==> flow/design.v (excerpt) <==
module system (clk, rst, ROM_IF_Q, ROM_W_Q, RAM_Q, ROM_IF_A, ROM_W_A,
  ROM_IF_OE, ROM_W_OE, RAM_A, RAM_WE, RAM_OE, RAM_D, done);
  input         clk;
  input         rst;
  input  [15:0] ROM_IF_Q, ROM_W_Q;
  input  [15:0] RAM_Q;
  output [19:0] ROM_IF_A, ROM_W_A;
  output		ROM_IF_OE, ROM_W_OE;
  output [19:0] RAM_A;
  output        RAM_WE;
  output        RAM_OE;
  output [15:0] RAM_D;
  output        done;
  wire [2:0]  sel_if, sel_w;
  wire 		  clear;
  wire [33:0]	out0, out1, out2;
  conv conv1 (
  .clk(clk), .rst(rst), .clear(clear), .w_w(sel_w[0]), .w_in(ROM_W_Q), .if_w(sel_if[0]), .if_in(ROM_IF_Q), .out(out0));
  conv conv2 (
  .clk(clk), .rst(rst), .clear(clear), .w_w(sel_w[1]), .w_in(ROM_W_Q), .if_w(sel_if[1]), .if_in(ROM_IF_Q), .out(out1));
  conv conv3 (
  .clk(clk), .rst(rst), .clear(clear), .w_w(sel_w[2]), .w_in(ROM_W_Q), .if_w(sel_if[2]), .if_in(ROM_IF_Q), .out(out2));
  sat_adder a1 (
  .in0(out0), .in1(out1), .in2(out2), .sum(RAM_D));
  ...
Size in the first run: roughly 340 flip-flops, roughly 130 I/O pins, ~120000 sq um of cells after synthesis.
Settings: LEC_CHECK=0, CAP_MARGIN=5, CORE_MARGIN=2, CORE_UTILIZATION=72, CTS_CLUSTER_DIAMETER=58, PLACE_DENSITY=0.37, SETUP_SLACK_MARGIN=2.76, SLEW_MARGIN=20; clock period 15.7 ns.
run.sh (not shown) runs the stock make flow with config.mk's settings and CLKGATE_MAP_FILE=.
The baseline reached the layout checks and failed them: negative setup slack.
Next try:
- CAP_MARGIN: 5 -> 20
- CORE_UTILIZATION: 72 -> 24
- CTS_CLUSTER_DIAMETER: 58 -> default
- PLACE_DENSITY: 0.37 -> default
- SETUP_SLACK_MARGIN: 2.76 -> default
- clock period: 15.7 -> 21.4 ns (I/O delays scaled with it)
After rerunning: With this change the flow passed the timing, DRC and antenna checks; via count came out lower by about a fifth; synthesized area stays the same; design area came out lower by a few percent; routed wire length came out lower by roughly a tenth; die area came out higher to 3.0 times its value; worst setup slack gains 4300 ps; clock skew came out higher by 19 ps; sequential cell count stays the same.
Next try:
- ABC_AREA: default -> 1
- CORE_UTILIZATION: 24 -> 68
- PLACE_DENSITY: default -> 0.36
- SETUP_SLACK_MARGIN: default -> 1.82
- clock period: 21.4 -> 7.72 ns (I/O delays scaled with it)
=> Now the flow failed in 5_1_grt on GRT-0232; synthesized cell count is higher by 16%; die size is lower by about 60%; synthesized area is higher by about 2%.

========
Starting RTL as in the previous note.
Settings: LEC_CHECK=0, CAP_MARGIN=10, CELL_PAD_IN_SITES_DETAIL_PLACEMENT=1, CELL_PAD_IN_SITES_GLOBAL_PLACEMENT=2, CORE_ASPECT_RATIO=0.51, CORE_MARGIN=7, CORE_UTILIZATION=40, CTS_CLUSTER_SIZE=30, MAX_ROUTING_LAYER=met5, MIN_ROUTING_LAYER=met1, SLEW_MARGIN=20, TNS_END_PERCENT=25; clock period 12.0 ns.
The first run produced a layout that fails on negative setup slack.
Edit:
- ABC_AREA: default -> 0
- CAP_MARGIN: 10 -> 20
- CELL_PAD_IN_SITES_DETAIL_PLACEMENT: 1 -> 0
- CORE_ASPECT_RATIO: 0.51 -> 1.52
- CORE_UTILIZATION: 40 -> 15
- CTS_CLUSTER_DIAMETER: default -> 67
- CTS_CLUSTER_SIZE: 30 -> 91
- GPL_ROUTABILITY_DRIVEN: default -> 0
- TNS_END_PERCENT: 25 -> 85
- clock period: 12.0 -> 33.6 ns (I/O delays scaled with it)
With this change the flow completed without violations. Hold slack gets better by 0.014 ns. Power drops by about 70%. Wire length came out lower by about 15%. Die size rose to 2.6 times its value. Non-clock buffer count falls by 1879. Via count drops by about 12%.

========
system again, from the RTL that the note above started with.
clock: 15.2 ns
lec_check: 0
cap_margin: 20
core_margin: 2
core_utilization: 72
cts_cluster_diameter: 101
cts_cluster_size: 13
place_density_lb_addon: 0.18
setup_slack_margin: 4.52
slew_margin: 20
The first run completed and failed the layout checks on setup timing.
Then changed:
CTS_CLUSTER_DIAMETER = 58   (was 101)
CTS_CLUSTER_SIZE = not set   (was 13)
SETUP_SLACK_MARGIN = 2.76   (was 4.52)
clock period = 15.7 ns   (was 15.2 ns; I/O delays follow)
Effect: The changed run finished but fails on setup timing; power went up by 25%; die size is unchanged; clock-buffer cell count rises by 40; utilization rose by 1.0 points; wire length went up by 3.3%.

========
Starting RTL as in the previous note.
export LEC_CHECK = 0
export CAP_MARGIN = 20
export CELL_PAD_IN_SITES_DETAIL_PLACEMENT = 0
export CORE_MARGIN = 7
export CORE_UTILIZATION = 71
export CTS_CLUSTER_DIAMETER = 107
export CTS_CLUSTER_SIZE = 82
export MAX_ROUTING_LAYER = met4
export MIN_ROUTING_LAYER = met1
export SETUP_SLACK_MARGIN = 3.35
export SLEW_MARGIN = 20
export TNS_END_PERCENT = 85
create_clock -name core_clock -period 21.8 [get_ports {clk}]
Edit:
- CELL_PAD_IN_SITES_DETAIL_PLACEMENT: 0 -> not set
- CORE_MARGIN: 7 -> 2
- CORE_UTILIZATION: 71 -> 29
- CTS_CLUSTER_DIAMETER: 107 -> not set
- CTS_CLUSTER_SIZE: 82 -> not set
- MAX_ROUTING_LAYER: met4 -> not set
- MIN_ROUTING_LAYER: met1 -> not set
- SETUP_SLACK_MARGIN: 3.35 -> not set
- TNS_END_PERCENT: 85 -> not set
- clock period: 21.8 -> 33.4 ns (I/O delays scaled with it)
Cell area hardly moves.
Register-to-register slack improves by 12 ns.
Via count decreases by 5.8%.
Edit:
- ABC_AREA: not set -> 1
- CORE_UTILIZATION: 29 -> 72
- PLACE_DENSITY_LB_ADDON: not set -> 0.18
- SETUP_SLACK_MARGIN: not set -> 3.05
- clock period: 33.4 -> 12.5 ns (I/O delays scaled with it)
What happened: With this change the flow ended with an error in 5_1_grt; synthesized cell count went up by about 16%; area after synthesis rises by 2.0%; die area fell by about 60%.
Edit:
- ABC_AREA: 1 -> not set
- CORE_UTILIZATION: 72 -> 40
- PLACE_DENSITY_LB_ADDON: 0.18 -> not set
- SETUP_SLACK_MARGIN: 3.05 -> not set
- clock period: 12.5 -> 21.4 ns (I/O delays scaled with it)
The changed run finished clean.
Die area is higher by 76%.
Synthesized area is lower by 1.9%.
Synthesized cell count is lower by 14%.
Power is estimated from default activity; no workload was simulated.
